### flow/config.mk
export PLATFORM = sky130hd
export DESIGN_NAME = ARM
export DESIGN_NICKNAME = ARM
export VERILOG_FILES = /design/flow/design.v
export SDC_FILE = /design/flow/constraint.sdc
export NUM_CORES = 4
export LEC_CHECK = 0
export ABC_AREA = 1
export CAP_MARGIN = 20
export CORE_MARGIN = 2
export CORE_UTILIZATION = 52
export CTS_CLUSTER_DIAMETER = 374
export SLEW_MARGIN = 20
### flow/constraint.sdc
create_clock -name core_clock -period 5.82 [get_ports {clk}]
set_input_delay 1.1640 -clock core_clock [delete_from_list [all_inputs] [get_ports {clk}]]
set_output_delay 1.1640 -clock core_clock [all_outputs]
set_load 0.01 [all_outputs]
### flow/design.v
module pc_module(
    input [31:0] pc_in,
    input freeze,
    input clk,
    input rst,
    output reg [31:0] pc_out
);
always @(posedge clk, posedge rst) begin
    if (rst == 1) begin
        pc_out <= 0;
    end
    else if(freeze == 1) begin
        pc_out <= pc_out;
    end
    else begin
        pc_out <= pc_in;
    end
end
endmodule 
module adder(
    input [31:0] a,
    input [31:0] b,
    input rst,
    output [31:0] result
);
assign result = rst ? 32'b0: a+b;
endmodule  
module multiplexer(
    input [31:0] a,
    input [31:0] b,
    input select,
    output [31:0] out
);
assign out = select ? b : a;
endmodule  
module instruction_fetch(
    input clk,
    input rst,
    input freeze,
    input branch_taken,
    input [31:0] branch_adr,
    output [31:0] pc_out,
    output [31:0] imem_addr,
    input [31:0] imem_data,
    output [31:0] instruction 
);
wire [31:0] pc_wire;
wire [31:0] mux_out;
wire [31:0] pc_out_wire;
pc_module pcm(.pc_in    (mux_out),.freeze   (freeze && !branch_taken),.clk   (clk),.rst  (rst),.pc_out   (pc_wire));
multiplexer mux(.a  (pc_out_wire),.b    (branch_adr),.select    (branch_taken),.out     (mux_out));
adder adder(.a     (pc_wire),.b    (32'd4), .rst     (rst), .result    (pc_out_wire));
assign imem_addr = pc_wire;
assign instruction = rst ? 32'b0 : imem_data;
assign pc_out = rst ? 32'b0 : pc_out_wire;
endmodule
module instruction_fetch_register(
    input clk,
    input rst,
    input freeze,
    input flush,
    input [31:0] pc_in,
    input [31:0] instruction_in,
    output reg [31:0] pc,
    output reg [31:0] instruction
);
always@(posedge clk, posedge rst) begin
    if (rst) begin
        pc <= 32'b0;
        instruction <= 32'b0;			
    end else if (flush) begin
        pc <= 32'b0;
        instruction <= 32'b0;			
    end
    else if(freeze == 1'b0) begin
        pc <= pc_in;
        instruction <= instruction_in;
    end else begin
        pc <= pc;
        instruction <= instruction;
    end
end
endmodule  
module control_unit (
  input [1:0] mode,
  input [3:0] opcode,
  input s,
  output [3:0] execute_command,
  output mem_read, mem_write,
  output wb_enable,
  output b,
  output update_state
);
  assign update_state = s && mode == 2'b00;
  assign b = (opcode[3] == 1'b0 && mode == 2'b10) ? 1'b1 : 1'b0;
  assign wb_enable = ((mode == 2'b00 && (opcode == 4'b1101 || opcode == 4'b1111 || opcode == 4'b0100 || opcode == 4'b0101 || opcode == 4'b0010 || opcode == 4'b0110 || opcode == 4'b0000 || opcode == 4'b1100 || opcode == 4'b0001)) || (opcode == 4'b0100 && s == 1'b1 && mode == 2'b01)) ? 1'b1 : 0;
  assign mem_read = (opcode == 4'b0100 && mode == 2'b01 && s == 1'b1 ) ? 1 : 0;
  assign mem_write = (opcode == 4'b0100 && mode == 2'b01 && s == 1'b0 ) ? 1 : 0;
  assign execute_command = (opcode == 4'b1101 ? 4'b0001 : (opcode == 4'b1111 ? 4'b1001 : (opcode == 4'b0100 ? 4'b0010 :
   (opcode == 4'b0101 ? 4'b0011 : (opcode == 4'b0010 ? 4'b0100 : (opcode == 4'b0110 ?  4'b0101 : (opcode == 4'b0000 ? 4'b0110 : (opcode == 4'b1100 ? 4'b0111 :
   (opcode == 4'b0001 ? 4'b1000 : (opcode == 4'b1010 ? 4'b0100 : (opcode == 4'b1101 ? 4'b0110 : (opcode == 4'b1000 ? 4'b0110 : 4'b0))))))))))));
endmodule
module condition_check (
    input[3:0] condition,
    input[3:0] condState,
    output check
);
    assign check = ((condition == 4'b0000 && condState[2] == 1'b1) || (condition == 4'b0001 && condState[2] == 1'b0) || (condition == 4'b0010 && condState[1] == 1'b1)
    || (condition == 4'b0011 && condState[1] == 1'b0) || (condition == 4'b0100 && condState[3] == 1'b1) || (condition == 4'b0101 && condState[3] == 1'b0) 
    || (condition == 4'b0110 && condState[0] == 1'b1) || (condition == 4'b0111 && condState[0] == 1'b0) || (condition == 4'b1000 && condState[1] == 1'b1 && condState[2] == 1'b0)
    || (condition == 4'b1001 && (condState[1] == 1'b0 || condState[2] == 1'b1)) || (condition == 4'b1010 && condState[3] == condState[0]) || (condition == 4'b1011 && condState[3] != condState[0]) 
    || (condition == 4'b1100 && condState[2] == 1'b0 && condState[3] == condState[0]) || (condition == 4'b1101 && (condState[2] == 1'b1 || condState[3] != condState[0])) || (condition == 4'b1110) || (condition == 4'b1111)) ? 1'b1 : 1'b0;
endmodule
module register_file ( 
  input clk, rst,
  input[3:0] src1, src2, dest_wb, 
  input[31:0] result_wb, 
  input write_back_enable,
  output [31:0] reg1, reg2
);
  reg[31:0] regs[15:0];
  assign reg1 = (write_back_enable && dest_wb == src1) ? result_wb : regs[src1];
  assign reg2 = (write_back_enable && dest_wb == src2) ? result_wb : regs[src2];
  integer i;
	always @(posedge clk, posedge rst) begin
		if (rst) begin
			for (i = 0; i < 16; i = i + 1) begin
				regs[i] <= i;
			end
		end
		else if (write_back_enable) begin 
			regs[dest_wb] <= result_wb;
		end
	end
endmodule
module instrcution_decode(
    input clk,
    input rst,
    input [31:0] instruction,
    input [31:0] result_wb,
    input write_back_enable,
    input [3:0] dest_wb,
    input hazard,
    input [3:0] sr,
    input [31:0] pc_in,
    output wb_en,
    output mem_r_en,
    output mem_w_en,
    output b,
    output s,
    output [3:0] exec_cmd,
    output [31:0] val_rn,
    output [31:0] val_rm,
    output imm,
    output [11:0] shift_operand,
    output [23:0] signed_imm_24,
    output [3:0] dest,
    output [3:0] src1,
    output [3:0] src2,
    output two_src,
    output [31:0] pc_out
);
assign shift_operand = instruction[11:0];
assign imm = instruction[25];
assign signed_imm_24 = instruction[23:0];
assign pc_out = pc_in;
assign dest = instruction[15:12];
wire check;
wire[3:0] exec_cmd_wire;
wire mem_r_en_wire;
wire mem_w_en_wire;
wire wb_en_wire;
wire b_wire;
wire s_wire;
assign two_src = !instruction[25] || mem_w_en_wire;
control_unit cu(
    .mode   (instruction[27:26]),
    .opcode (instruction[24:21]),
    .s  (instruction[20]),
    .execute_command    (exec_cmd_wire),
    .mem_read   (mem_r_en_wire),
    .mem_write  (mem_w_en_wire),
    .wb_enable  (wb_en_wire),
    .b  (b_wire),
    .update_state   (s_wire)
);
condition_check cc(
    .condition  (instruction[31:28]),
    .condState  (sr),
    .check  (check)
);
wire cond_or_hazard;
assign cond_or_hazard = hazard || !check;
assign s = !cond_or_hazard ? s_wire : 0;
assign b = !cond_or_hazard ? b_wire : 0;
assign wb_en = !cond_or_hazard ? wb_en_wire : 0;
assign mem_w_en = !cond_or_hazard ? mem_w_en_wire : 0;
assign mem_r_en = !cond_or_hazard ? mem_r_en_wire : 0;
wire [3:0] src2_wire;
assign exec_cmd = !cond_or_hazard ? exec_cmd_wire : 0;
assign src1 = instruction[19:16];
assign src2 = src2_wire;
assign src2_wire = mem_w_en_wire ? dest : instruction[3:0];
register_file rf(
    .clk   (clk),
    .rst   (rst),
    .src1  (instruction[19:16]),
    .src2  (src2_wire),
    .dest_wb   (dest_wb),
    .result_wb (result_wb),
    .write_back_enable (write_back_enable),
    .reg1  (val_rn),
    .reg2  (val_rm)
);
endmodule  
module instruction_decode_register(
    input clk,
    input rst,
    input flush,
    input wb_en_in,
    input mem_r_en_in,
    input mem_w_en_in,
    input b_in,
    input s_in,
    input [3:0] exe_cmd_in,
    input [31:0] pc_in,
    input [31:0] val_rn_in,
    input [31:0] val_rm_in,
    input imm_in,
    input [11:0] shift_operand_in,
    input [23:0] signed_imm_24_in,
    input [3:0] dest_in,
    input [3:0] sr_in,
    input [3:0] src1_in,
    input [3:0] src2_in,
    output reg wb_en,
    output reg mem_r_en,
    output reg mem_w_en,
    output reg b,
    output reg s,
    output reg [3:0] exe_cmd,
    output reg [31:0] pc,
    output reg [31:0] val_rn,
    output reg [31:0] val_rm,
    output reg imm,
    output reg [11:0] shift_operand,
    output reg [23:0] signed_imm_24,
    output reg [3:0] dest,
    output reg [3:0] sr_out,
    output reg [3:0] src1_out,
    output reg [3:0] src2_out
);
always@(posedge clk, posedge rst) begin
    if (rst) begin
        wb_en <= 0;
        mem_r_en <= 0;
        mem_w_en <= 0;
        b <= 0;
        s <= 0;
        exe_cmd <= 0;
        pc <= 0;
        val_rm <= 0;
        val_rn <= 0;
        imm <= 0;
        shift_operand <= 0;
        signed_imm_24 <= 0;
        dest <= 0;
        src1_out <= 0;
        src2_out <= 0;
        sr_out <= 0;
    end else if (flush) begin
        wb_en <= 0;
        mem_r_en <= 0;
        mem_w_en <= 0;
        b <= 0;
        s <= 0;
        exe_cmd <= 0;
        pc <= 0;
        val_rm <= 0;
        val_rn <= 0;
        imm <= 0;
        shift_operand <= 0;
        signed_imm_24 <= 0;
        dest <= 0;
        src1_out <= 0;
        src2_out <= 0;
        sr_out <= 0;
    end else begin
        wb_en <= wb_en_in;
        mem_r_en <= mem_r_en_in;
        mem_w_en <= mem_w_en_in;
        b <= b_in;
        s <= s_in;
        exe_cmd <= exe_cmd_in;
        pc <= pc_in;
        val_rm <= val_rm_in;
        val_rn <= val_rn_in;
        imm <= imm_in;
        shift_operand <= shift_operand_in;
        signed_imm_24 <= signed_imm_24_in;
        dest <= dest_in;
        src1_out <= src1_in;
        src2_out <= src2_in;
        sr_out <= sr_in;
    end
end
endmodule  
module alu(
    input[3:0] exec_command,
    input[31:0] in1,
    input[31:0] in2,
    input carry_in,
    output[31:0] result,
    output c,
    output n,
    output z,
    output v
);
    wire [32:0] result_extend;
    wire [32:0] in1_extend;
    wire [32:0] in2_extend;
    assign in1_extend = {in1[31],in1};
    assign in2_extend = {in2[31],in2};
    assign result_extend = exec_command == 4'b0001 ? in2_extend : (exec_command == 4'b1001 ? ~in2_extend : (exec_command == 4'b0010 ? (in2_extend + in1_extend) : 
    (exec_command == 4'b0011 ? (in1_extend + in2_extend + carry_in) : (exec_command == 4'b0100 ? (in1_extend - in2_extend) : (exec_command == 4'b0101 ? (in1_extend - in2_extend - 1) : 
    (exec_command == 4'b0110 ? (in1_extend & in2_extend) : (exec_command == 4'b0111 ? (in1_extend | in2_extend) : (exec_command == 4'b1000 ? (in2_extend ^ in1_extend) : 
    (in1_extend))))))))) ;
    assign result = result_extend[31:0];
    assign c = result_extend[32] == 1'b1 && result_extend[31] == 1'b0;
    assign n = result[31];
    assign z = (result == 0);
    assign v = ((exec_command == 4'b0010 || exec_command == 4'b0011) && in1[31] == in2[31] && in1[31] != result[31]) || ((exec_command == 4'b0100 || exec_command == 4'b0101) && in1[31] == ~in2[31] && in1[31] != result[31]);
endmodule  
module val2_gen(
    input[31:0] val_rm,
    input imm,
    input mem_en,
    input [11:0] shift_operand,
    output reg [31:0] result
);
wire [31:0] imm8 = {24'b0, shift_operand[7:0]};
wire [4:0] imm_rot = {shift_operand[11:8], 1'b0};
wire [4:0] sh_amt = shift_operand[11:7];
wire [63:0] imm_dbl = {imm8, imm8} >> imm_rot;
wire [63:0] rm_dbl = {val_rm, val_rm} >> sh_amt;
always @(*) begin
    if(mem_en == 1) begin
       result = {20'b0, shift_operand};
    end
    else if (imm == 1) begin
        result = imm_dbl[31:0];
    end else if(imm == 0 && shift_operand[4] == 0) begin
        case (shift_operand[6:5])
            2'b00: result = val_rm << sh_amt;
            2'b01: result = val_rm >> sh_amt;
            2'b10: result = val_rm >>> sh_amt;
            default: result = rm_dbl[31:0];
        endcase
    end else begin
        result = val_rm;
    end
end
endmodule
module status_register(
    input clk,
    input rst,
    input n,
    input z,
    input c,
    input v,
    input s,
    output [3:0] cond
);
reg[3:0] cond_reg;
always @(posedge clk, posedge rst) begin
    if(rst == 1'b1) begin
        cond_reg <= 4'b0;
    end else if (s == 1'b1) begin
        cond_reg <= {n,z,c,v};
    end
end
assign cond = s == 1'b1 ? {n,z,c,v} : cond_reg;
endmodule
module execution(
    input clk,
    input rst,
    input s,
    input [3:0] exec_cmd,
    input mem_r_en, mem_w_en,
    input [31:0] pc,
    input [31:0] val_rn,val_rm,
    input imm,
    input [11:0] shift_operand,
    input [23:0] signed_imm_24,
    input [3:0] sr,
    output[31:0] alu_result,br_addr,
    output[3:0] status,
    output[31:0] val_rm_out
);
wire[31:0] signed_imm_24_extended;
assign signed_imm_24_extended = {signed_imm_24[23],signed_imm_24[23],signed_imm_24[23],signed_imm_24[23],signed_imm_24[23],signed_imm_24[23],signed_imm_24[23],signed_imm_24[23],signed_imm_24};
assign br_addr = pc + (signed_imm_24_extended << 2);
wire mem_en;
wire c,n,z,v;
assign mem_en = mem_r_en | mem_w_en;
wire [31:0] mux_before_alu_out_wire;
wire[31:0] val2_gen_wire;
val2_gen val2_gen(
    .val_rm (val_rm_out),
    .imm    (imm),
    .mem_en (mem_en),
    .shift_operand  (shift_operand),
    .result (val2_gen_wire)
);
alu alu(
    .exec_command (exec_cmd),
    .in1    (mux_before_alu_out_wire),
    .in2    (val2_gen_wire),
    .carry_in   (sr[1]),
    .result (alu_result),
    .c  (c),
    .n  (n),
    .z  (z),
    .v  (v)
);
status_register sreg(
    .clk   (clk),
    .rst   (rst),
    .n (n),
    .z (z),
    .c (c),
    .v (v),
    .s (s),
    .cond  (status)
);
assign val_rm_out = val_rm;
assign mux_before_alu_out_wire = val_rn;
endmodule 
module execution_register(
    input clk,
    input rst,
    input wb_en_in,
    input mem_r_en_in,
    input mem_w_en_in,
    input [31:0] alu_result_in,
    input [31:0] st_val_in,
    input [3:0] dest_in,
    output reg wb_en,
    output reg mem_r_en,
    output reg mem_w_en,
    output reg [31:0] alu_result,
    output reg [31:0] st_val,
    output reg [3:0] dest
);
always @(posedge clk, posedge rst) begin
    if (rst) begin
        wb_en <= 0;
        mem_r_en <= 0;
        mem_w_en <= 0;
        alu_result <= 0;
        st_val <= 0;
        dest <= 0;
    end else begin
        wb_en <= wb_en_in;
        mem_r_en <= mem_r_en_in;
        mem_w_en <= mem_w_en_in;
        alu_result <= alu_result_in;
        st_val <= st_val_in;
        dest <= dest_in;
    end
end
endmodule  
module memory_register(
    input clk,
    input rst,
    input wb_en_in,
    input mem_r_en_in,
    input [31:0] alu_result_in,
    input [31:0] mem_read_value_in,
    input [3:0] dest_in,
    output reg [31:0] alu_result,
    output reg [31:0] mem_read_value,
    output reg [3:0] dest,
    output reg wb_en,
    output reg mem_r_en
);
always @(posedge clk, posedge rst) begin
    if (rst) begin
        alu_result <= 0;
        mem_read_value <= 0;
        dest <= 0;
        wb_en <= 0;
        mem_r_en <= 0;
    end else begin
        dest <= dest_in;
        mem_read_value <= mem_read_value_in;
        alu_result <= alu_result_in;
        wb_en <= wb_en_in;
        mem_r_en <= mem_r_en_in;
    end
end
endmodule  
module write_back(
    input [31:0] alu_result,
    input [31:0] mem_result,
    input mem_r_en,
    output [31:0] out
);
assign out = mem_r_en ? mem_result : alu_result;
endmodule  
module hazard_detection_unit_old(
    input [3:0] src1,
    input [3:0] src2,
    input [3:0] exe_dest,
    input exe_wb_en,
    input mem_wb_en,
    input two_src,
    input [3:0] mem_dest,
    output reg hazard_detected
);
always @(*) begin
    if(mem_wb_en && src1 == mem_dest) begin
        hazard_detected <= 1;
    end else if(exe_wb_en && src1 == exe_dest) begin
        hazard_detected <= 1;
    end else if(two_src && mem_wb_en && src2 == mem_dest) begin
        hazard_detected <= 1;
    end else if(two_src && exe_wb_en && src2 == exe_dest) begin
        hazard_detected <= 1;
    end else begin
        hazard_detected <= 0;
    end
end
endmodule  
module ARM(
    input clk,
    input rst,
    output [31:0] imem_addr,
    input [31:0] imem_data,
    output [31:0] dmem_addr,
    output [31:0] dmem_wdata,
    output dmem_we,
    input [31:0] dmem_rdata
);
wire hazard;
wire branch_taken;
wire [31:0] branch_adr;
wire [31:0] pc_if_out;
wire [31:0] instruction_if_out;
instruction_fetch inst_fetch(
	.clk	(clk),
	.rst	(rst),
	.freeze	(hazard),
	.branch_taken	(branch_taken),
	.branch_adr	(branch_adr),
	.pc_out	(pc_if_out),
	.imem_addr	(imem_addr),
	.imem_data	(imem_data),
	.instruction	(instruction_if_out)
);
wire [31:0] pc_if_reg_out;
wire [31:0] instruction_if_reg_out;
instruction_fetch_register inst_fetch_reg(
	.clk	(clk),
	.rst	(rst),
	.freeze	(hazard),
	.flush	(branch_taken),
	.pc_in(pc_if_out),
	.instruction_in	(instruction_if_out),
	.pc	(pc_if_reg_out),
	.instruction	(instruction_if_reg_out)
);
wire[31:0] result_wb;
wire write_back_enable;
wire [3:0] dest_wb;
wire [3:0] sr;
wire wb_en_id_out;
wire mem_r_en_id_out;
wire mem_w_en_id_out;
wire b_id_out;
wire s_id_out;
wire [3:0] exec_cmd_id_out;
wire [31:0] val_rn_id_out;
wire [31:0] val_rm_id_out;
wire imm_id_out;
wire [11:0] shift_operand_id_out;
wire [23:0] signed_imm_24_id_out;
wire [3:0] dest_id_out;
wire [3:0] src1_id_out;
wire [3:0] src2_id_out;
wire two_src_id_out;
wire [31:0] pc_id_out;
instrcution_decode inst_decode(
	.clk	(clk),
	.rst	(rst),
	.instruction	(instruction_if_reg_out),
	.result_wb	(result_wb),
	.write_back_enable	(write_back_enable),
	.dest_wb	(dest_wb),
	.hazard	(hazard),
	.sr	(sr),
	.pc_in	(pc_if_reg_out),
	.wb_en	(wb_en_id_out),
	.mem_r_en	(mem_r_en_id_out),
	.mem_w_en	(mem_w_en_id_out),
	.b	(b_id_out),
	.s	(s_id_out),
	.exec_cmd	(exec_cmd_id_out),
	.val_rn	(val_rn_id_out),
	.val_rm	(val_rm_id_out),
	.imm		(imm_id_out),
	.shift_operand	(shift_operand_id_out),
	.signed_imm_24	(signed_imm_24_id_out),
	.dest	(dest_id_out),
	.src1	(src1_id_out),
	.src2	(src2_id_out),
	.two_src	(two_src_id_out),
	.pc_out	(pc_id_out)
);
wire wb_en_id_reg_out;
wire mem_r_en_id_reg_out;
wire mem_w_en_id_reg_out;
wire b_id_reg_out;
wire s_id_reg_out;
wire [3:0] exe_cmd_id_reg_out;
wire [31:0] pc_id_reg_out;
wire [31:0] val_rn_id_reg_out;
wire [31:0] val_rm_id_reg_out;
wire imm_id_reg_out;
wire [11:0] shift_operand_id_reg_out;
wire [23:0] signed_imm_24_id_reg_out;
wire [3:0] dest_id_reg_out;
wire [3:0] sr_id_reg_out;
wire [3:0] src1_id_reg_out;
wire [3:0] src2_id_reg_out;
instruction_decode_register inst_decode_reg(
	.clk	(clk),
	.rst	(rst),
	.flush	(branch_taken),
	.wb_en_in	(wb_en_id_out),
	.mem_r_en_in	(mem_r_en_id_out),
	.mem_w_en_in	(mem_w_en_id_out),
	.b_in	(b_id_out),
	.s_in	(s_id_out),
	.exe_cmd_in	(exec_cmd_id_out),
	.pc_in	(pc_id_out),
	.val_rn_in	(val_rn_id_out),
	.val_rm_in	(val_rm_id_out),
	.imm_in	(imm_id_out),
	.shift_operand_in	(shift_operand_id_out),
	.signed_imm_24_in	(signed_imm_24_id_out),
	.dest_in	(dest_id_out),
	.sr_in	(sr),
	.src1_in	(src1_id_out),
	.src2_in	(src2_id_out),
	.wb_en	(wb_en_id_reg_out),
	.mem_r_en	(mem_r_en_id_reg_out),
	.mem_w_en	(mem_w_en_id_reg_out),
	.b (branch_taken),
	.s (s_id_reg_out),
	.exe_cmd	(exe_cmd_id_reg_out),
	.pc	(pc_id_reg_out),
	.val_rn	(val_rn_id_reg_out),
	.val_rm	(val_rm_id_reg_out),
	.imm	(imm_id_reg_out),
	.shift_operand	(shift_operand_id_reg_out),
	.signed_imm_24	(signed_imm_24_id_reg_out),
	.dest	(dest_id_reg_out),
	.sr_out	(sr_id_reg_out),
	.src1_out	(src1_id_reg_out),
	.src2_out	(src2_id_reg_out)
);
wire [31:0] alu_result_exe_reg_out;
wire [31:0] alu_result_exe_out;
wire [31:0] val_rm_exe_out;
execution exe(
	.clk	(clk),
	.rst 	(rst),
	.s	(s_id_reg_out),
	.exec_cmd	(exe_cmd_id_reg_out),
	.mem_r_en	(mem_r_en_id_reg_out),
	.mem_w_en	(mem_w_en_id_reg_out),
	.pc	(pc_id_reg_out),
	.val_rn	(val_rn_id_reg_out),
	.val_rm	(val_rm_id_reg_out),
	.imm	(imm_id_reg_out),
	.shift_operand	(shift_operand_id_reg_out),
	.signed_imm_24	(signed_imm_24_id_reg_out),
	.sr	(sr_id_reg_out),
	.alu_result	(alu_result_exe_out),
	.br_addr	(branch_adr),
	.status	(sr),
	.val_rm_out	(val_rm_exe_out)
);
wire wb_en_exe_reg_out;
wire mem_r_en_exe_reg_out;
wire mem_w_en_exe_reg_out;
wire [3:0] dest_exe_reg_out;
wire [31:0] val_rm_exe_reg_out;
execution_register exe_reg(
	.clk	(clk),
	.rst	(rst),
	.wb_en_in	(wb_en_id_reg_out),
	.mem_r_en_in	(mem_r_en_id_reg_out),
	.mem_w_en_in	(mem_w_en_id_reg_out),
	.alu_result_in	(alu_result_exe_out),
	.st_val_in	(val_rm_exe_out),
	.dest_in	(dest_id_reg_out),
	.wb_en	(wb_en_exe_reg_out),
	.mem_r_en	(mem_r_en_exe_reg_out),
	.mem_w_en	(mem_w_en_exe_reg_out),
	.alu_result	(alu_result_exe_reg_out),
	.st_val	(val_rm_exe_reg_out),
	.dest	(dest_exe_reg_out)
);
wire [31:0] mem_result_out;
assign dmem_addr = alu_result_exe_reg_out;
assign dmem_wdata = val_rm_exe_reg_out;
assign dmem_we = mem_w_en_exe_reg_out;
assign mem_result_out = mem_r_en_exe_reg_out ? dmem_rdata : 32'b0;
wire [31:0] alu_result_mem_reg_out;
wire [31:0] mem_read_val_mem_reg_out;
wire mem_r_en_mem_reg_out;
memory_register mem_reg(
	.clk	(clk),
	.rst	(rst),
	.wb_en_in	(wb_en_exe_reg_out),
	.mem_r_en_in	(mem_r_en_exe_reg_out),
	.alu_result_in	(alu_result_exe_reg_out),
	.mem_read_value_in	(mem_result_out),
	.dest_in	(dest_exe_reg_out),
	.alu_result	(alu_result_mem_reg_out),
	.mem_read_value	(mem_read_val_mem_reg_out),
	.dest	(dest_wb),
	.wb_en	(write_back_enable),
	.mem_r_en	(mem_r_en_mem_reg_out)
);
write_back wb(
	.alu_result	(alu_result_mem_reg_out),
	.mem_result	(mem_read_val_mem_reg_out),
	.mem_r_en	(mem_r_en_mem_reg_out),
	.out	(result_wb)
);
hazard_detection_unit_old hdu(
	.src1	(src1_id_out),
	.src2	(src2_id_out),
	.exe_dest	(dest_id_reg_out),
	.exe_wb_en	(wb_en_id_reg_out),
	.mem_wb_en	(wb_en_exe_reg_out),
	.two_src	(two_src_id_out),
	.mem_dest	(dest_exe_reg_out),
	.hazard_detected	(hazard)
);
endmodule  
### flow/run.sh
#!/bin/bash
# the make line also repeats each setting of config.mk as NAME=value (left out here)
make -C /OpenROAD-flow-scripts/flow DESIGN_CONFIG=/design/flow/config.mk WORK_HOME=/design/flow/orfs CLKGATE_MAP_FILE= finish
==> impl_results.rst, run 1 <==
Run summary
-----------

.. list-table::
   :header-rows: 1

   * - Metric
     - Value
   * - Met3 wire length
     - 28090 µm
   * - Final layout net count
     - between 9000 and 10000
   * - Vertical extent of the die
     - between 300 and 400 µm
   * - Proportion of synthesized area in mux cells
     - 0.02211
   * - Cell taking the most area after synthesis
     - sky130_fd_sc_hd__dfrtp_1
   * - Die area
     - between 100000 and 150000 µm²
   * - Final routed wire length divided by cell count
     - ~25 µm
   * - Min Clock Period, post-route
     - about 6.4 ns
   * - Start point of the critical path
     - inst_decode_reg.shift_operand[7]$_DFF_PP0_
   * - Result of the run
     - complete, but fails checks
   * - Worst reg-to-reg setup slack
     - -0.54 ns
   * - Met1 Routed Length
     - slightly below 100000 µm
   * - Leading cell types by total area after synthesis
     - sky130_fd_sc_hd__dfrtp_1 (37%), sky130_fd_sc_hd__nand2_1 (13%), sky130_fd_sc_hd__inv_1 (7.5%), sky130_fd_sc_hd__o21ai_0 (6.5%), sky130_fd_sc_hd__nand3_1 (4.2%)
   * - Fraction of the mapped netlist area in compound gates
     - 0.1924
   * - Area of all placed cells without fillers
     - between 70000 and 80000 µm²
   * - TritonCTS buffer count
     - 93
   * - Number of max-slew violations in the final report
     - 0
   * - Number of buffers and inverters on the critical path
     - 10
   * - Worst reg2reg path startpoint
     - inst_decode_reg.shift_operand[7]$_DFF_PP0_
   * - Crit-path leading delay family
     - simple AND/OR/NAND/NOR gates
   * - Count of synthesis-stage warnings from yosys
     - 10
   * - Detailed-placement wirelength estimate
     - ~190000 µm
   * - Total of max-cap violations
     - 0
   * - # setup viols final
     - 14
   * - Max frequency
     - between 150 and 200 MHz
   * - H-tree level count
     - 3
   * - Clock latency at the later pin of the worst-skew pair
     - ~0.74 ns
   * - CTS tree
     - done
   * - Largest fanout on the critical path
     - 6
   * - CP Depth
     - 52
   * - Maximum clock path buffer count
     - 3
   * - Synth logic family
     - simple AND/OR/NAND/NOR gates
   * - Share of the clock period used by the worst path
     - 1.093
   * - Area fraction of the dominant cell type after synthesis
     - 0.3716
   * - Number of cells produced by synthesis
     - between 8000 and 9000
   * - Async SR Flop Fraction
     - 1.000
   * - Highest Signal Layer
     - met5
   * - Category of the most critical setup path
     - flip-flop to flip-flop
   * - Number of detailed-route iterations in the first pass
     - 8
   * - Number of hold-slack violations in the final timing report
     - 0
   * - Mapped Nets
     - approximately 8300
   * - Wire length of the first global-routing pass
     - 383400 µm
   * - Pre-CTS WS
     - -1.155 ns
   * - Number of cells in the finished layout apart from fillers
     - 10650
   * - Clock-pin slew on the worst setup and hold paths
     - ~0.060 ns
   * - Cell total in the yosys stat output
     - 8143
   * - Final worst slack
     - -0.5395 ns
   * - Area of the core region
     - between 100000 and 150000 µm²
   * - Count of standard-cell rows
     - roughly 120
   * - Highest-delay cell along the critical path
     - sky130_fd_sc_hd__dfrtp_2
   * - Clock tree skew after final layout
     - roughly 0.055 ns
   * - Yosys cell types
     - 71
   * - CP startpoint kind
     - flip-flop
   * - Via count normalized by instance count
     - approximately 6.0
   * - First DRT Iteration DRCs
     - between 8000 and 9000
   * - Most frequently used flop master after synthesis
     - sky130_fd_sc_hd__dfrtp_1
   * - Buffer type at the clock tree root
     - sky130_fd_sc_hd__clkbuf_16
   * - Post-synthesis average cell area
     - 7.088 µm²
   * - Critical Path Sink
     - inst_decode_reg.mem_w_en$_DFF_PP0_
   * - Area growth, synth to finish
     - 30.23%
   * - Data arrival, critical path
     - approximately 6.9 ns
   * - Crit path top cell by count
     - sky130_fd_sc_hd__nand2_2
   * - Number of warnings the tools reported
     - approximately 79
   * - Placed Area
     - between 60000 and 70000 µm²
   * - Post-placement cell count
     - roughly 10000
   * - Number of flops mapped to enable cells by yosys
     - 0
   * - Number of global-route vias before repair
     - around 60000
   * - Arithmetic-cell share of the synthesized area counting full adders, half adders and majority gates
     - 0.02901
   * - Min-Delay Endpoint
     - mem_reg.alu_result[28]$_DFF_PP0_
   * - Pin count of the biggest net entering global routing
     - 101
   * - Required time of the critical path
     - ~6.4 ns
   * - Cell depth of the worst flop-to-flop path
     - roughly 52
   * - Via count
     - between 60000 and 70000
   * - Filler Cells Inserted
     - roughly 9500
   * - # clock sinks
     - 889
   * - Core utilization at floorplan
     - 0.5230
   * - Post-synthesis cell type with the largest instance count
     - sky130_fd_sc_hd__nand2_1
   * - Synthesized-area fraction occupied by xor and xnor cells
     - 0.005745
   * - Remaining global-route overflow
     - 0
   * - Antenna violations before repair
     - 21
   * - Hold Path Depth
     - 0
   * - Post-synthesis chip area from yosys
     - 57720 µm²
   * - #FFs+latches synth
     - slightly below 900
   * - Remaining routing DRC violations
     - 0
   * - Met2 wire length
     - ~110000 µm
   * - I/O pin count
     - approximately 160
   * - List of failed layout checks
     - negative setup slack
   * - Type of the most critical hold path
     - flip-flop to flip-flop
   * - Aggregate routed wire length
     - between 200000 and 300000 µm
   * - Relative slew margins
     - 0.2349
   * - Tally of buffers added on design ports
     - roughly 160
   * - Count of nets left with antenna violations after detail routing
     - 0
   * - Post-synthesis instance area
     - between 50000 and 60000 µm²
   * - Worst reg2reg path endpoint
     - inst_decode_reg.mem_w_en$_DFF_PP0_
   * - Total GRT Usage
     - 0.4528
   * - RSZ-0062 raised after global routing
     - yes
   * - Post-synthesis share of cell area spent on and, or, nand and nor gates
     - 0.2529
   * - Hold_sp
     - exe_reg.alu_result[28]$_DFF_PP0_
   * - Category of the worst setup path capture point
     - flip-flop
   * - Actual transition at the worst max-transition pin
     - roughly 1.1 ns
   * - Highest cell delay on the worst timing path
     - roughly 0.43 ns
   * - Final GP Congestion
     - 1.044
   * - Sequential cell area fraction in the yosys report
     - 0.3861
   * - Die boundary width
     - 337.2 µm
   * - Top post-synthesis cells by count
     - sky130_fd_sc_hd__nand2_1 (2066), sky130_fd_sc_hd__inv_1 (1150), sky130_fd_sc_hd__dfrtp_1 (857), sky130_fd_sc_hd__o21ai_0 (754), sky130_fd_sc_hd__nand3_1 (489)
-- timing repair --
action | CTS | global route
pin swaps | 122 | 175
resized | 403 | 491
cloned | 3 | 2
buffers inserted | 52 | 50
hold buffers | 0 | 0
endpoints found under the setup margin | 19 | 21
-- metrics by stage --
| stage | TNS, ns | hold slack, ns | util |
|---|---|---|---|
| after floorplan | -6594.60 | 0.3543 | - |
| after global placement | -18.41 | 0.3584 | 0.6129 |
| after detailed placement | -17.12 | 0.3637 | 0.6129 |
| after CTS | -5.544 | 0.3655 | 0.6608 |
| after global routing | -11.49 | 0.3700 | 0.6810 |
| final | -7.195 | 0.3757 | 0.6811 |
-- layer usage --
layer / track usage / vias up
li1: - / 28810
met1: 0.5645 / 30280
met2: 0.6756 / 3958
met3: 0.1153 / 1180
met4: 0.3436 / 22
met5: 0 / -
-- area by class of cell --
cell class                      count  area [µm²]  area share
Timing Repair Buffer             1302       10930      0.1455
Multi-Input combinational cell   5607       32230      0.4287
Antenna cell                        2       5.005  0.00006658
Sequential cell                   889       22300      0.2967
Clock buffer                      136        2799     0.03724
Tap cell                         1488        1862     0.02477
Clock inverter                     37       534.3    0.007108
Inverter                         1192        4502     0.05989
==> run 2, diff against run 1 <==
Settings changed: ABC_AREA 1 to not set, CORE_UTILIZATION 52 to 40, CTS_CLUSTER_DIAMETER 374 to not set.
Clock period 5.82 ns to 10.4 ns, I/O delays scaled along.
==> run 2 against run 1 <==
  * Fails layout checks on antenna violations
  * First-iteration DRC count fell by 7.7%
  * Utilization down 22 points
  * Critical path depth is 22 lower
  * Area after synthesis fell by 2.7%
  * Maximum frequency shrank 36%
  * Worst setup slack improved by 0.98 ns
  * Via count down 14%
  * Die size increased by 26%
  * Sequential share of layout area is 5.3 points higher
  * Wire length up 2.9%
  * Critical path type unchanged
  * Largest cell class unchanged
==> impl_results.rst, run 2 <==
Run summary
-----------

.. list-table::
   :header-rows: 1

   * - Metric
     - Value
   * - Result of the run
     - complete, but fails checks
   * - List of failed layout checks
     - antenna violations
   * - Fraction of the mapped netlist area in compound gates
     - 0.2576
   * - Min-Delay Endpoint
     - mem_reg.alu_result[24]$_DFF_PP0_
   * - Resize count post-CTS
     - 0
   * - Cell taking the most area after synthesis
     - sky130_fd_sc_hd__dfrtp_1
   * - Relative slew margins
     - 0.2017
   * - Highest cell delay on the worst timing path
     - around 0.85 ns
   * - Vertical extent of the die
     - 378.7 µm
   * - Total GRT Usage
     - 0.3696
   * - Number of cells produced by synthesis
     - between 6000 and 7000
   * - Post-synthesis cell type with the largest instance count
     - sky130_fd_sc_hd__dfrtp_1
   * - Mapped Nets
     - around 6500
   * - Highest-delay cell along the critical path
     - sky130_fd_sc_hd__dfrtp_4
   * - Layout Utilization
     - 0.4577
   * - Clock latency at the later pin of the worst-skew pair
     - ~0.75 ns
   * - Number of warnings the tools reported
     - ~100
   * - Async SR Flop Fraction
     - 1.000
   * - Category of the worst setup path capture point
     - flip-flop
   * - Count of standard-cell rows
     - roughly 140
   * - Max frequency
     - about 100 MHz
   * - Hold_sp
     - exe_reg.alu_result[24]$_DFF_PP0_
   * - # setup viols final
     - 0
   * - Cell depth of the worst flop-to-flop path
     - 30
   * - Count of nets left with antenna violations after detail routing
     - 1
   * - Number of global-route vias before repair
     - roughly 53000
   * - Pre-CTS WS
     - approximately 0.76 ns
   * - CP Depth
     - 30
   * - RSZ-0062 raised after global routing
     - no
   * - Largest fanout on the critical path
     - ~43
   * - Total of max-cap violations
     - 0
   * - Top post-synthesis cells by count
     - sky130_fd_sc_hd__dfrtp_1 (857), sky130_fd_sc_hd__nor2_1 (705), sky130_fd_sc_hd__a21oi_1 (615), sky130_fd_sc_hd__nand2_1 (469), sky130_fd_sc_hd__o21ai_0 (399)
   * - Synth logic family
     - AND-OR/OR-AND gates
   * - Fin Hold WS
     - 0.3853 ns
   * - Final worst slack
     - 0.4419 ns
   * - Min Clock Period, post-route
     - 9.958 ns
   * - Clock tree skew after final layout
     - approximately 0.059 ns
   * - Yosys cell types
     - 124
   * - Final layout net count
     - 6512
   * - Via count normalized by instance count
     - between 6 and 7
   * - Leading cell types by total area after synthesis
     - sky130_fd_sc_hd__dfrtp_1 (38%), sky130_fd_sc_hd__a21oi_1 (5.5%), sky130_fd_sc_hd__nor2_1 (4.7%), sky130_fd_sc_hd__a22oi_1 (4.5%), sky130_fd_sc_hd__o21ai_0 (3.6%)
   * - Worst reg2reg path startpoint
     - inst_decode_reg.shift_operand[8]$_DFF_PP0_
   * - Start point of the critical path
     - inst_decode_reg.shift_operand[8]$_DFF_PP0_
   * - Remaining global-route overflow
     - 0
   * - Area fraction of the dominant cell type after synthesis
     - 0.3819
   * - Post-placement cell count
     - just over 8000
   * - H-tree level count
     - 3
   * - Required time of the critical path
     - roughly 11 ns
   * - Area of the core region
     - between 100000 and 150000 µm²
   * - Number of max-slew violations in the final report
     - 0
   * - Worst reg-to-reg setup slack
     - roughly 0.44 ns
   * - TritonCTS buffer count
     - between 90 and 100
   * - Buffer type at the clock tree root
     - sky130_fd_sc_hd__clkbuf_16
   * - # clock sinks
     - just under 900
   * - Number of buffers and inverters on the critical path
     - 6
   * - Final GP Congestion
     - between 1 and 1.5
   * - Core utilization at floorplan
     - 0.4030
   * - Number of cells in the finished layout apart from fillers
     - 8281
   * - Die area
     - roughly 140000 µm²
   * - Count of synthesis-stage warnings from yosys
     - 10
   * - Sequential cell area fraction in the yosys report
     - 0.3968
   * - Detailed-placement wirelength estimate
     - between 150000 and 200000 µm
   * - Post-synthesis chip area from yosys
     - ~56000 µm²
   * - Actual transition at the worst max-transition pin
     - ~1.2 ns
   * - Post-synthesis share of cell area spent on and, or, nand and nor gates
     - 0.1680
   * - Die boundary width
     - ~380 µm
   * - Worst reg2reg path endpoint
     - inst_decode_reg.mem_w_en$_DFF_PP0_
   * - Post-synthesis instance area
     - approximately 56000 µm²
   * - Synthesized-area fraction occupied by xor and xnor cells
     - 0.01869
   * - Data arrival, critical path
     - around 11 ns
   * - Number of buffers inserted for hold repair after clock tree synthesis
     - 0
   * - Clock-pin slew on the worst setup and hold paths
     - 0.06 ns
   * - Final routed wire length divided by cell count
     - approximately 33 µm
   * - Remaining routing DRC violations
     - 0
   * - Hold Path Depth
     - 0
   * - Post-synthesis average cell area
     - 8.886 µm²
   * - CP startpoint kind
     - flip-flop
   * - Category of the most critical setup path
     - flip-flop to flip-flop
   * - Tally of buffers added on design ports
     - between 150 and 200
   * - Number of detailed-route iterations in the first pass
     - 9
   * - Critical Path Sink
     - inst_decode_reg.mem_w_en$_DFF_PP0_
   * - Arithmetic-cell share of the synthesized area counting full adders, half adders and majority gates
     - 0.02981
   * - Number of flops mapped to enable cells by yosys
     - 0
   * - Number of post-CTS setup repair buffers
     - 0
   * - #FFs+latches synth
     - roughly 900
   * - Pin count of the biggest net entering global routing
     - approximately 180
   * - Type of the most critical hold path
     - flip-flop to flip-flop
   * - Maximum clock path buffer count
     - 3
   * - Crit-path leading delay family
     - simple AND/OR/NAND/NOR gates
   * - Share of the clock period used by the worst path
     - 0.9575
   * - Aggregate routed wire length
     - roughly 270000 µm
   * - Via count
     - 55480
   * - Area growth, synth to finish
     - 13.57%
   * - Cell total in the yosys stat output
     - around 6300
   * - Wire length of the first global-routing pass
     - about 390000 µm
   * - I/O pin count
     - 163
   * - Number of hold-slack violations in the final timing report
     - 0
   * - Most frequently used flop master after synthesis
     - sky130_fd_sc_hd__dfrtp_1
   * - CTS tree
     - done
   * - First DRT Iteration DRCs
     - 7522
   * - Crit path top cell by count
     - sky130_fd_sc_hd__buf_4
   * - Antenna violations before repair
     - 11
   * - Proportion of synthesized area in mux cells
     - 0.07707
## run 2: per-stage QoR
stage          area, µm²  setup TNS (ns)
6_report           63780               0
5_1_grt            63760               0
2_1_floorplan      56160        -3348.46
4_1_cts            63730               0
3_5_place_dp       60290               0
3_3_place_gp       60280               0
## run 2: final cells by class
| cell class | count | area (µm²) |
|---|---|---|
| Fill cell | 13490 | 75580 |
| Multi-Input combinational cell | 4758 | 31410 |
| Sequential cell | 889 | 22310 |
| Timing Repair Buffer | 420 | 3684 |
| Clock buffer | 130 | 2753 |
| Tap cell | 1876 | 2347 |
| Clock inverter | 50 | 686.9 |
| Inverter | 148 | 559.3 |
| Antenna cell | 10 | 25.02 |
## run 2: routing by layer
metal / up-vias / track usage / part of all wire
li1: 23470 / - / -
met1: 27260 / 0.5161 / 0.41
met2: 3903 / 0.5215 / 0.41
met3: 833 / 0.1009 / 0.12
met4: 8 / 0.1866 / 0.060
met5: - / 0.001715 / 0.00023
==> run 3, diff against run 2 <==
Settings changed: ABC_AREA set to 0, CAP_MARGIN 20 to 25, CELL_PAD_IN_SITES_DETAIL_PLACEMENT set to 1, CORE_ASPECT_RATIO set to 0.61, CORE_MARGIN 2 to 4, CORE_UTILIZATION 40 to 71, CTS_CLUSTER_DIAMETER set to 196, CTS_CLUSTER_SIZE set to 91, GPL_ROUTABILITY_DRIVEN set to 0, GPL_TIMING_DRIVEN set to 0, SLEW_MARGIN 20 to 25, TNS_END_PERCENT set to 20.
Clock period 10.4 ns to 8.74 ns, I/O delays scaled along.
==> run 3 against run 2 <==
  * The run now fails in detailed placement
  * Die size down 42%
  * Synthesized cell count unchanged
  * Area after synthesis unchanged
==> impl_results.rst, run 3 <==
Implementation results
======================

.. list-table::
   :header-rows: 1

   * - Metric
     - Value
   * - Stage where the flow stopped
     - detailed placement
   * - Most frequently used flop master after synthesis
     - sky130_fd_sc_hd__dfrtp_1
   * - Count of synthesis-stage warnings from yosys
     - 10
   * - Post-synthesis average cell area
     - a little under 9 µm²
   * - Sequential cell area fraction in the yosys report
     - 0.3968
   * - Post-synthesis chip area from yosys
     - approximately 56000 µm²
   * - Arithmetic-cell share of the synthesized area counting full adders, half adders and majority gates
     - 0.02981
   * - Result of the run
     - did not finish
   * - Tally of buffers added on design ports
     - 162
   * - Post-synthesis share of cell area spent on and, or, nand and nor gates
     - 0.1680
   * - Cell total in the yosys stat output
     - between 6000 and 7000
   * - Number of cells produced by synthesis
     - 6320
   * - Area of the core region
     - just under 80000 µm²
   * - Post-synthesis cell type with the largest instance count
     - sky130_fd_sc_hd__dfrtp_1
   * - Vertical extent of the die
     - approximately 230 µm
   * - Synthesized-area fraction occupied by xor and xnor cells
     - 0.01869
   * - Count of standard-cell rows
     - ~80
   * - Error that stopped the run
     - [ERROR DPL-0033] detailed placement checks failed during check placement.
   * - Proportion of synthesized area in mux cells
     - 0.07707
   * - Leading cell types by total area after synthesis
     - sky130_fd_sc_hd__dfrtp_1 (38%), sky130_fd_sc_hd__a21oi_1 (5.5%), sky130_fd_sc_hd__nor2_1 (4.7%), sky130_fd_sc_hd__a22oi_1 (4.5%), sky130_fd_sc_hd__o21ai_0 (3.6%)
   * - Fraction of the mapped netlist area in compound gates
     - 0.2576
   * - Cell taking the most area after synthesis
     - sky130_fd_sc_hd__dfrtp_1
   * - Die boundary width
     - approximately 370 µm
   * - Synth logic family
     - AND-OR/OR-AND gates
   * - Number of flops mapped to enable cells by yosys
     - 0
   * - I/O pin count
     - around 160
   * - Area fraction of the dominant cell type after synthesis
     - 0.3819
   * - Mapped Nets
     - between 6000 and 7000
   * - Die area
     - ~84000 µm²
   * - #FFs+latches synth
     - slightly below 900
   * - Core utilization at floorplan
     - 0.7175
   * - Post-synthesis instance area
     - ~56000 µm²
   * - Yosys cell types
     - approximately 120
   * - Async SR Flop Fraction
     - 1.000
   * - Top post-synthesis cells by count
     - sky130_fd_sc_hd__dfrtp_1 (857), sky130_fd_sc_hd__nor2_1 (705), sky130_fd_sc_hd__a21oi_1 (615), sky130_fd_sc_hd__nand2_1 (469), sky130_fd_sc_hd__o21ai_0 (399)
-- run 3: per-stage QoR --
stage | worst slack, ns | setup TNS [ns] | cell area (µm²)
floorplan | -7.404 | -4530.38 | 56160
global placement | -12.93 | -8693.82 | 59120
==> run 4, diff against run 3 <==
Settings changed: ABC_AREA 0 to not set, CAP_MARGIN 25 to 20, CELL_PAD_IN_SITES_DETAIL_PLACEMENT 1 to not set, CORE_ASPECT_RATIO 0.61 to not set, CORE_MARGIN 4 to 2, CORE_UTILIZATION 71 to 66, CTS_CLUSTER_DIAMETER 196 to 34, CTS_CLUSTER_SIZE 91 to 40, GPL_ROUTABILITY_DRIVEN 0 to not set, GPL_TIMING_DRIVEN 0 to not set, SETUP_SLACK_MARGIN set to 2.04, SLEW_MARGIN 25 to 20, TNS_END_PERCENT 20 to not set.
Clock period 8.74 ns to 8.0 ns, I/O delays scaled along.
==> run 4 against run 3 <==
  * The flow stops in global routing
  * Area after synthesis unchanged
  * Die size up 4.3%
  * Synthesized cell count unchanged
==> impl_results.rst, run 4 <==
Implementation results
======================

.. list-table::
   :header-rows: 1

   * - Metric
     - Value
   * - Arithmetic-cell share of the synthesized area counting full adders, half adders and majority gates
     - 0.02981
   * - Post-synthesis cell type with the largest instance count
     - sky130_fd_sc_hd__dfrtp_1
   * - Most frequently used flop master after synthesis
     - sky130_fd_sc_hd__dfrtp_1
   * - Area fraction of the dominant cell type after synthesis
     - 0.3819
   * - Post-synthesis share of cell area spent on and, or, nand and nor gates
     - 0.1680
   * - # clock sinks
     - between 800 and 900
   * - Die boundary width
     - between 200 and 300 µm
   * - Async SR Flop Fraction
     - 1.000
   * - Final GP Congestion
     - between 1 and 1.5
   * - Buffer type at the clock tree root
     - sky130_fd_sc_hd__clkbuf_16
   * - Sequential cell area fraction in the yosys report
     - 0.3968
   * - Remaining global-route overflow
     - between 100 and 150
   * - Number of flops mapped to enable cells by yosys
     - 0
   * - Cell taking the most area after synthesis
     - sky130_fd_sc_hd__dfrtp_1
   * - Leading cell types by total area after synthesis
     - sky130_fd_sc_hd__dfrtp_1 (38%), sky130_fd_sc_hd__a21oi_1 (5.5%), sky130_fd_sc_hd__nor2_1 (4.7%), sky130_fd_sc_hd__a22oi_1 (4.5%), sky130_fd_sc_hd__o21ai_0 (3.6%)
   * - Die area
     - 87440 µm²
   * - #FFs+latches synth
     - 889
   * - Total GRT Usage
     - 0.7979
   * - Count of standard-cell rows
     - between 100 and 150
   * - Count of synthesis-stage warnings from yosys
     - 10
   * - Cell total in the yosys stat output
     - 6320
   * - Post-synthesis instance area
     - between 50000 and 60000 µm²
   * - Number of cells produced by synthesis
     - approximately 6300
   * - Post-synthesis average cell area
     - approximately 8.9 µm²
   * - Detailed-placement wirelength estimate
     - approximately 180000 µm
   * - Vertical extent of the die
     - 295.7 µm
   * - H-tree level count
     - 3
   * - Stage where the flow stopped
     - global routing
   * - Area of the core region
     - around 84000 µm²
   * - Fraction of the mapped netlist area in compound gates
     - 0.2576
   * - Mapped Nets
     - between 6000 and 7000
   * - Error that stopped the run
     - [ERROR GRT-0116] Global routing finished with congestion. Check the congestion regions in the DRC Viewer.
   * - Synthesized-area fraction occupied by xor and xnor cells
     - 0.01869
   * - Maximum clock path buffer count
     - 3
   * - Top post-synthesis cells by count
     - sky130_fd_sc_hd__dfrtp_1 (857), sky130_fd_sc_hd__nor2_1 (705), sky130_fd_sc_hd__a21oi_1 (615), sky130_fd_sc_hd__nand2_1 (469), sky130_fd_sc_hd__o21ai_0 (399)
   * - Result of the run
     - did not finish
   * - I/O pin count
     - around 160
   * - Yosys cell types
     - ~120
   * - Core utilization at floorplan
     - 0.6689
   * - TritonCTS buffer count
     - 118
   * - Tally of buffers added on design ports
     - around 160
   * - Post-synthesis chip area from yosys
     - approximately 56000 µm²
   * - Proportion of synthesized area in mux cells
     - 0.07707
   * - Synth logic family
     - AND-OR/OR-AND gates
## run 4: per-stage QoR
stage	worst slack (ns)	cell area (µm²)	setup TNS, ns	cells
2_1_floorplan	-7.996	56420	-5057.26	6320
3_3_place_gp	-0.8337	65230	-10.70	8086
3_5_place_dp	-1.054	65230	-13.17	8086
4_1_cts	0.1009	72000	0	8402
## run 4: repair_timing
item	in CTS
setup endpoints to repair	112
resized	387
pin swaps	112
setup buffers	90
gates cloned	2
hold buffers	0
## run 4: layer usage
metal  overflow  GRT usage
met1          3     0.8216
met3          6     0.6690
met5          1     0.3814
met2         68     0.9287
met4         62     0.7618
==> run 5, diff against run 4 <==
Settings changed: CORE_UTILIZATION 66 to 40, CTS_CLUSTER_DIAMETER 34 to not set, CTS_CLUSTER_SIZE 40 to not set, SETUP_SLACK_MARGIN 2.04 to 1.26.
Clock period 8.0 ns to 10.4 ns, I/O delays scaled along.
==> run 5 against run 4 <==
  * Now clean on timing, DRC and antenna
  * Area after synthesis is the same
  * Die size increased by 64%
  * Synthesized cell count unchanged
==> impl_results.rst, run 5 <==
Run summary
-----------

.. list-table::
   :header-rows: 1

   * - Metric
     - Value
   * - Result of the run
     - timing/DRC/antenna clean
   * - Post-synthesis instance area
     - about 56000 µm²
   * - Clock-pin slew on the worst setup and hold paths
     - around 0.070 ns
   * - Die boundary width
     - ~380 µm
   * - Vertical extent of the die
     - between 300 and 400 µm
   * - Sequential cell area fraction in the yosys report
     - 0.3968
   * - Number of global-route vias before repair
     - around 53000
   * - Largest fanout on the critical path
     - 21
   * - # clock sinks
     - approximately 890
   * - Number of warnings the tools reported
     - between 80 and 90
   * - Via count
     - roughly 56000
   * - Start point of the critical path
     - inst_decode_reg.shift_operand[8]$_DFF_PP0_
   * - Number of buffers inserted for hold repair after clock tree synthesis
     - 0
   * - Tally of buffers added on design ports
     - about 160
   * - Area fraction of the dominant cell type after synthesis
     - 0.3819
   * - Worst reg2reg path startpoint
     - inst_decode_reg.shift_operand[8]$_DFF_PP0_
   * - Total GRT Usage
     - 0.3717
   * - Remaining global-route overflow
     - 0
   * - Arithmetic-cell share of the synthesized area counting full adders, half adders and majority gates
     - 0.02981
   * - Cell depth of the worst flop-to-flop path
     - 28
   * - Number of hold-slack violations in the final timing report
     - 0
   * - Fraction of the mapped netlist area in compound gates
     - 0.2576
   * - Via count normalized by instance count
     - between 6 and 7
   * - Layout Utilization
     - 0.4634
   * - FF/Latch Area
     - 22330 µm²
   * - Hold_sp
     - exe_reg.alu_result[24]$_DFF_PP0_
   * - CP startpoint kind
     - flip-flop
   * - Yosys cell types
     - ~120
   * - H-tree level count
     - 3
   * - Aggregate routed wire length
     - about 270000 µm
   * - Relative slew margins
     - 0.2340
   * - Area of all placed cells without fillers
     - approximately 65000 µm²
   * - Post-synthesis average cell area
     - just under 9 µm²
   * - RSZ-0062 raised after global routing
     - no
   * - Number of detailed-route iterations in the first pass
     - 7
   * - Actual transition at the worst max-transition pin
     - 1.117 ns
   * - Count of nets left with antenna violations after detail routing
     - 0
   * - Global-route met2 utilization
     - 0.5233
   * - Pre-CTS WS
     - ~0.76 ns
   * - Count of synthesis-stage warnings from yosys
     - 10
   * - Final GP Congestion
     - 1.039
   * - Type of the most critical hold path
     - flip-flop to flip-flop
   * - Number of cells in the finished layout apart from fillers
     - 8313
   * - Cell taking the most area after synthesis
     - sky130_fd_sc_hd__dfrtp_1
   * - Met3 capacity usage during global routing
     - 0.1052
   * - Post-synthesis cell type with the largest instance count
     - sky130_fd_sc_hd__dfrtp_1
   * - Accumulated negative setup slack
     - 0 ns
   * - Highest cell delay on the worst timing path
     - ~0.60 ns
   * - Post-placement cell count
     - ~8100
   * - TritonCTS buffer count
     - between 90 and 100
   * - Count of standard-cell rows
     - approximately 140
   * - Number of buffers and inverters on the critical path
     - 4
   * - Post-synthesis share of cell area spent on and, or, nand and nor gates
     - 0.1680
   * - Area of the multi-input gates
     - approximately 32000 µm²
   * - CP Depth
     - 28
   * - Buffer type at the clock tree root
     - sky130_fd_sc_hd__clkbuf_16
   * - Hold Path Depth
     - 0
   * - Synthesized-area fraction occupied by xor and xnor cells
     - 0.01869
   * - Die area
     - ~140000 µm²
   * - Final layout net count
     - between 6000 and 7000
   * - Number of cells produced by synthesis
     - between 6000 and 7000
   * - Async SR Flop Fraction
     - 1.000
   * - Antenna violations before repair
     - 12
   * - CTS tree
     - done
   * - Leading cell types by total area after synthesis
     - sky130_fd_sc_hd__dfrtp_1 (38%), sky130_fd_sc_hd__a21oi_1 (5.5%), sky130_fd_sc_hd__nor2_1 (4.7%), sky130_fd_sc_hd__a22oi_1 (4.5%), sky130_fd_sc_hd__o21ai_0 (3.6%)
   * - # setup viols final
     - 0
   * - Grt peak-use layer
     - met2
   * - Total of max-cap violations
     - 0
   * - Most frequently used flop master after synthesis
     - sky130_fd_sc_hd__dfrtp_1
   * - Crit-path leading delay family
     - simple AND/OR/NAND/NOR gates
   * - Synth logic family
     - AND-OR/OR-AND gates
   * - Required time of the critical path
     - between 10 and 15 ns
   * - Worst reg2reg path endpoint
     - inst_decode_reg.mem_w_en$_DFF_PP0_
   * - Category of the worst setup path capture point
     - flip-flop
   * - Post-synthesis chip area from yosys
     - ~56000 µm²
   * - Worst reg-to-reg setup slack
     - roughly 1.4 ns
   * - Final routed wire length divided by cell count
     - ~33 µm
   * - Number of flops mapped to enable cells by yosys
     - 0
   * - Data arrival, critical path
     - between 9 and 10 ns
   * - First DRT Iteration DRCs
     - ~8000
   * - Detailed-placement wirelength estimate
     - 178300 µm
   * - Number of max-slew violations in the final report
     - 0
   * - Proportion of synthesized area in mux cells
     - 0.07707
   * - Cell total in the yosys stat output
     - about 6300
   * - Pin count of the biggest net entering global routing
     - roughly 180
   * - Critical Path Sink
     - inst_decode_reg.mem_w_en$_DFF_PP0_
   * - Min-Delay Endpoint
     - mem_reg.alu_result[24]$_DFF_PP0_
   * - Global-route track usage on met1
     - 0.5171
   * - Crit path top cell by count
     - sky130_fd_sc_hd__buf_4
   * - Remaining routing DRC violations
     - 0
   * - Category of the most critical setup path
     - flip-flop to flip-flop
   * - Min Clock Period, post-route
     - about 9 ns
   * - Core utilization at floorplan
     - 0.4030
   * - Share of the clock period used by the worst path
     - 0.8672
   * - Highest-delay cell along the critical path
     - sky130_fd_sc_hd__dfrtp_4
   * - Clock latency at the later pin of the worst-skew pair
     - 0.74 ns
   * - Clock tree skew after final layout
     - about 0.059 ns
   * - Area of the core region
     - between 100000 and 150000 µm²
   * - Final worst slack
     - around 1.4 ns
   * - Maximum clock path buffer count
     - 3
   * - Placed Area
     - 60290 µm²
   * - Area growth, synth to finish
     - 15.00%
   * - Mapped Nets
     - 6518
   * - #FFs+latches synth
     - ~900
   * - Max frequency
     - 110.9 MHz
   * - Filler Cells Inserted
     - between 10000 and 15000
   * - Top post-synthesis cells by count
     - sky130_fd_sc_hd__dfrtp_1 (857), sky130_fd_sc_hd__nor2_1 (705), sky130_fd_sc_hd__a21oi_1 (615), sky130_fd_sc_hd__nand2_1 (469), sky130_fd_sc_hd__o21ai_0 (399)
   * - I/O pin count
     - approximately 160
   * - Wire length of the first global-routing pass
     - between 300000 and 400000 µm
==> run 5: final cells by class <==
| class | count | area share |
|---|---|---|
| diodes | 7 | 0.0002712 |
| clock inverters | 50 | 0.01064 |
| flip-flops and latches | 889 | 0.3457 |
| clock buffers | 130 | 0.04262 |
| multi-input cells | 4758 | 0.4928 |
| well taps | 1876 | 0.03634 |
| inverters | 148 | 0.008854 |
| repair buffers | 455 | 0.06273 |
==> run 5: through the flow <==
step	hold WS, ns
after floorplan	0.3519
after CTS	0.3887
after global placement	0.3695
after detailed placement	0.3682
final	0.3853
after global routing	0.3983
==> run 5: timing repair <==
item / CTS / global route
pin swaps: 3 / 10
resized: 20 / 99
endpoints found under the hold margin: 0 / 0
endpoints found under the setup margin: 14 / 14
buffers inserted: 7 / 28
==> run 5: layer usage <==
metal  part of all wire  up-vias
met5            0.00038        -
met4              0.061       14
met3               0.12      854
met2               0.41     3835
met1               0.41    27530
li1                   -    23540
==> run 6, diff against run 5 <==
Settings changed: ABC_AREA set to 0, CAP_MARGIN 20 to 30, CELL_PAD_IN_SITES_GLOBAL_PLACEMENT set to 2, CTS_CLUSTER_DIAMETER set to 91, HOLD_SLACK_MARGIN set to 0.11, MAX_ROUTING_LAYER set to met4, MIN_ROUTING_LAYER set to met1, PLACE_DENSITY_LB_ADDON set to 0.17, SETUP_SLACK_MARGIN 1.26 to -0.62, SLEW_MARGIN 20 to 5.
Clock period 10.4 ns to 13.8 ns, I/O delays scaled along.
==> run 6 against run 5 <==
  * Sequential share of layout area is 0.56 points higher
  * Area after synthesis did not move
  * Utilization decreased by 0.76 points
  * Flip-flop count unchanged
  * Synthesized cell count stayed put
==> impl_results.rst, run 6 <==
Run summary
-----------

.. list-table::
   :header-rows: 1

   * - Metric
     - Value
   * - Fraction of the mapped netlist area in compound gates
     - 0.2576
   * - Final GP Congestion
     - roughly 1.0
   * - Accumulated negative setup slack
     - 0 ns
   * - Tally of buffers added on design ports
     - 162
   * - Number of hold-slack violations in the final timing report
     - 0
   * - Die boundary width
     - approximately 380 µm
   * - Critical Path Sink
     - inst_decode_reg.mem_w_en$_DFF_PP0_
   * - Min Clock Period, post-route
     - between 10 and 15 ns
   * - Count of standard-cell rows
     - roughly 140
   * - Total GRT Usage
     - 0.3935
   * - Number of flops mapped to enable cells by yosys
     - 0
   * - Maximum clock path buffer count
     - 3
   * - Share of the clock period used by the worst path
     - 0.8137
   * - Synthesized-area fraction occupied by xor and xnor cells
     - 0.01869
   * - Category of the most critical setup path
     - flip-flop to flip-flop
   * - Number of buffers and inverters on the critical path
     - 3
   * - Required time of the critical path
     - ~14 ns
   * - First DRT Iteration DRCs
     - roughly 7400
   * - Worst reg2reg path endpoint
     - inst_decode_reg.mem_w_en$_DFF_PP0_
   * - Mapped Nets
     - 6518
   * - Cell depth of the worst flop-to-flop path
     - 27
   * - Top post-synthesis cells by count
     - sky130_fd_sc_hd__dfrtp_1 (857), sky130_fd_sc_hd__nor2_1 (705), sky130_fd_sc_hd__a21oi_1 (615), sky130_fd_sc_hd__nand2_1 (469), sky130_fd_sc_hd__o21ai_0 (399)
   * - Relative slew margins
     - 0.2475
   * - Worst reg2reg path startpoint
     - inst_decode_reg.shift_operand[8]$_DFF_PP0_
   * - Async SR Flop Fraction
     - 1.000
   * - Post-synthesis instance area
     - about 56000 µm²
   * - Number of global-route vias before repair
     - between 50000 and 60000
   * - TritonCTS buffer count
     - between 100 and 150
   * - H-tree level count
     - 3
   * - Pre-CTS WS
     - about 3.0 ns
   * - Area of the core region
     - around 140000 µm²
   * - CP Depth
     - 27
   * - CTS tree
     - done
   * - Clock latency at the later pin of the worst-skew pair
     - 0.76 ns
   * - Via count
     - around 55000
   * - Largest fanout on the critical path
     - ~70
   * - Hold_sp
     - exe_reg.alu_result[26]$_DFF_PP0_
   * - Die area
     - approximately 140000 µm²
   * - Number of cells produced by synthesis
     - 6320
   * - Cell taking the most area after synthesis
     - sky130_fd_sc_hd__dfrtp_1
   * - Aggregate routed wire length
     - 279100 µm
   * - Post-synthesis average cell area
     - just under 9 µm²
   * - Buffer type at the clock tree root
     - sky130_fd_sc_hd__clkbuf_16
   * - Resize count post-CTS
     - 0
   * - Via count normalized by instance count
     - 6.683
   * - Clock tree skew after final layout
     - just over 0.08 ns
   * - Number of cells in the finished layout apart from fillers
     - 8224
   * - Total of max-cap violations
     - 0
   * - Number of warnings the tools reported
     - 81
   * - Count of synthesis-stage warnings from yosys
     - 10
   * - Crit-path leading delay family
     - AND-OR/OR-AND gates
   * - Start point of the critical path
     - inst_decode_reg.shift_operand[8]$_DFF_PP0_
   * - Sequential cell area fraction in the yosys report
     - 0.3968
   * - Crit path top cell by count
     - sky130_fd_sc_hd__o21ai_0
   * - Post-placement cell count
     - ~8000
   * - Min-Delay Endpoint
     - mem_reg.alu_result[26]$_DFF_PP0_
   * - Area fraction of the dominant cell type after synthesis
     - 0.3819
   * - Fin Hold WS
     - between 0.3 and 0.4 ns
   * - # clock sinks
     - approximately 890
   * - Number of detailed-route iterations in the first pass
     - 8
   * - Cell total in the yosys stat output
     - 6320
   * - Synth logic family
     - AND-OR/OR-AND gates
   * - Type of the most critical hold path
     - flip-flop to flip-flop
   * - Proportion of synthesized area in mux cells
     - 0.07707
   * - Final worst slack
     - 2.571 ns
   * - Result of the run
     - timing/DRC/antenna clean
   * - Vertical extent of the die
     - 378.7 µm
   * - Category of the worst setup path capture point
     - flip-flop
   * - #FFs+latches synth
     - ~890
   * - Wire length of the first global-routing pass
     - between 300000 and 400000 µm
   * - Pin count of the biggest net entering global routing
     - 171
   * - I/O pin count
     - 163
   * - # setup viols final
     - 0
   * - Post-synthesis chip area from yosys
     - roughly 56000 µm²
   * - Final layout net count
     - about 6500
   * - Data arrival, critical path
     - ~12 ns
   * - Number of buffers inserted for hold repair after clock tree synthesis
     - 0
   * - Area growth, synth to finish
     - 13.12%
   * - Highest cell delay on the worst timing path
     - around 1.1 ns
   * - Final routed wire length divided by cell count
     - ~34 µm
   * - Highest-delay cell along the critical path
     - sky130_fd_sc_hd__dfrtp_4
   * - Antenna violations before repair
     - 16
   * - Remaining routing DRC violations
     - 0
   * - Worst reg-to-reg setup slack
     - between 2 and 3 ns
   * - Number of post-CTS setup repair buffers
     - 0
   * - RSZ-0062 raised after global routing
     - no
   * - Leading cell types by total area after synthesis
     - sky130_fd_sc_hd__dfrtp_1 (38%), sky130_fd_sc_hd__a21oi_1 (5.5%), sky130_fd_sc_hd__nor2_1 (4.7%), sky130_fd_sc_hd__a22oi_1 (4.5%), sky130_fd_sc_hd__o21ai_0 (3.6%)
   * - CP startpoint kind
     - flip-flop
   * - Detailed-placement wirelength estimate
     - between 150000 and 200000 µm
   * - Most frequently used flop master after synthesis
     - sky130_fd_sc_hd__dfrtp_1
   * - Remaining global-route overflow
     - 0
   * - Yosys cell types
     - around 120
   * - Max frequency
     - 89.06 MHz
   * - Clock-pin slew on the worst setup and hold paths
     - 0.06 ns
   * - Arithmetic-cell share of the synthesized area counting full adders, half adders and majority gates
     - 0.02981
   * - Count of nets left with antenna violations after detail routing
     - 0
   * - Actual transition at the worst max-transition pin
     - between 1 and 1.5 ns
   * - Core utilization at floorplan
     - 0.4030
   * - Number of max-slew violations in the final report
     - 0
   * - Post-synthesis cell type with the largest instance count
     - sky130_fd_sc_hd__dfrtp_1
   * - Hold Path Depth
     - 0
   * - Post-synthesis share of cell area spent on and, or, nand and nor gates
     - 0.1680
[run 6: final cells by class]
class,instances,area (µm²)
Clock buffer,144,2930
Timing Repair Buffer,360,3322
Clock inverter,44,586.8
Sequential cell,889,22320
Fill cell,13630,75830
Tap cell,1876,2347
Antenna cell,5,12.51
Multi-Input combinational cell,4758,31450
Inverter,148,559.3
[run 6: metal layers]
metal | GRT usage | up-vias | wire length [µm]
met2 | 0.5360 | 3383 | 113900
met3 | 0.08015 | 644 | 29610
met5 | - | - | 0
li1 | - | 23370 | -
met4 | 0.1555 | 0 | 12640
met1 | 0.5662 | 27560 | 122900
[run 6: metrics by stage]
stage                 util  instance area, µm²
global route        0.4558               63520
floorplan                -               56160
CTS                 0.4546               63350
finish              0.4558               63530
global placement    0.4282               59670
detailed placement  0.4294               59830
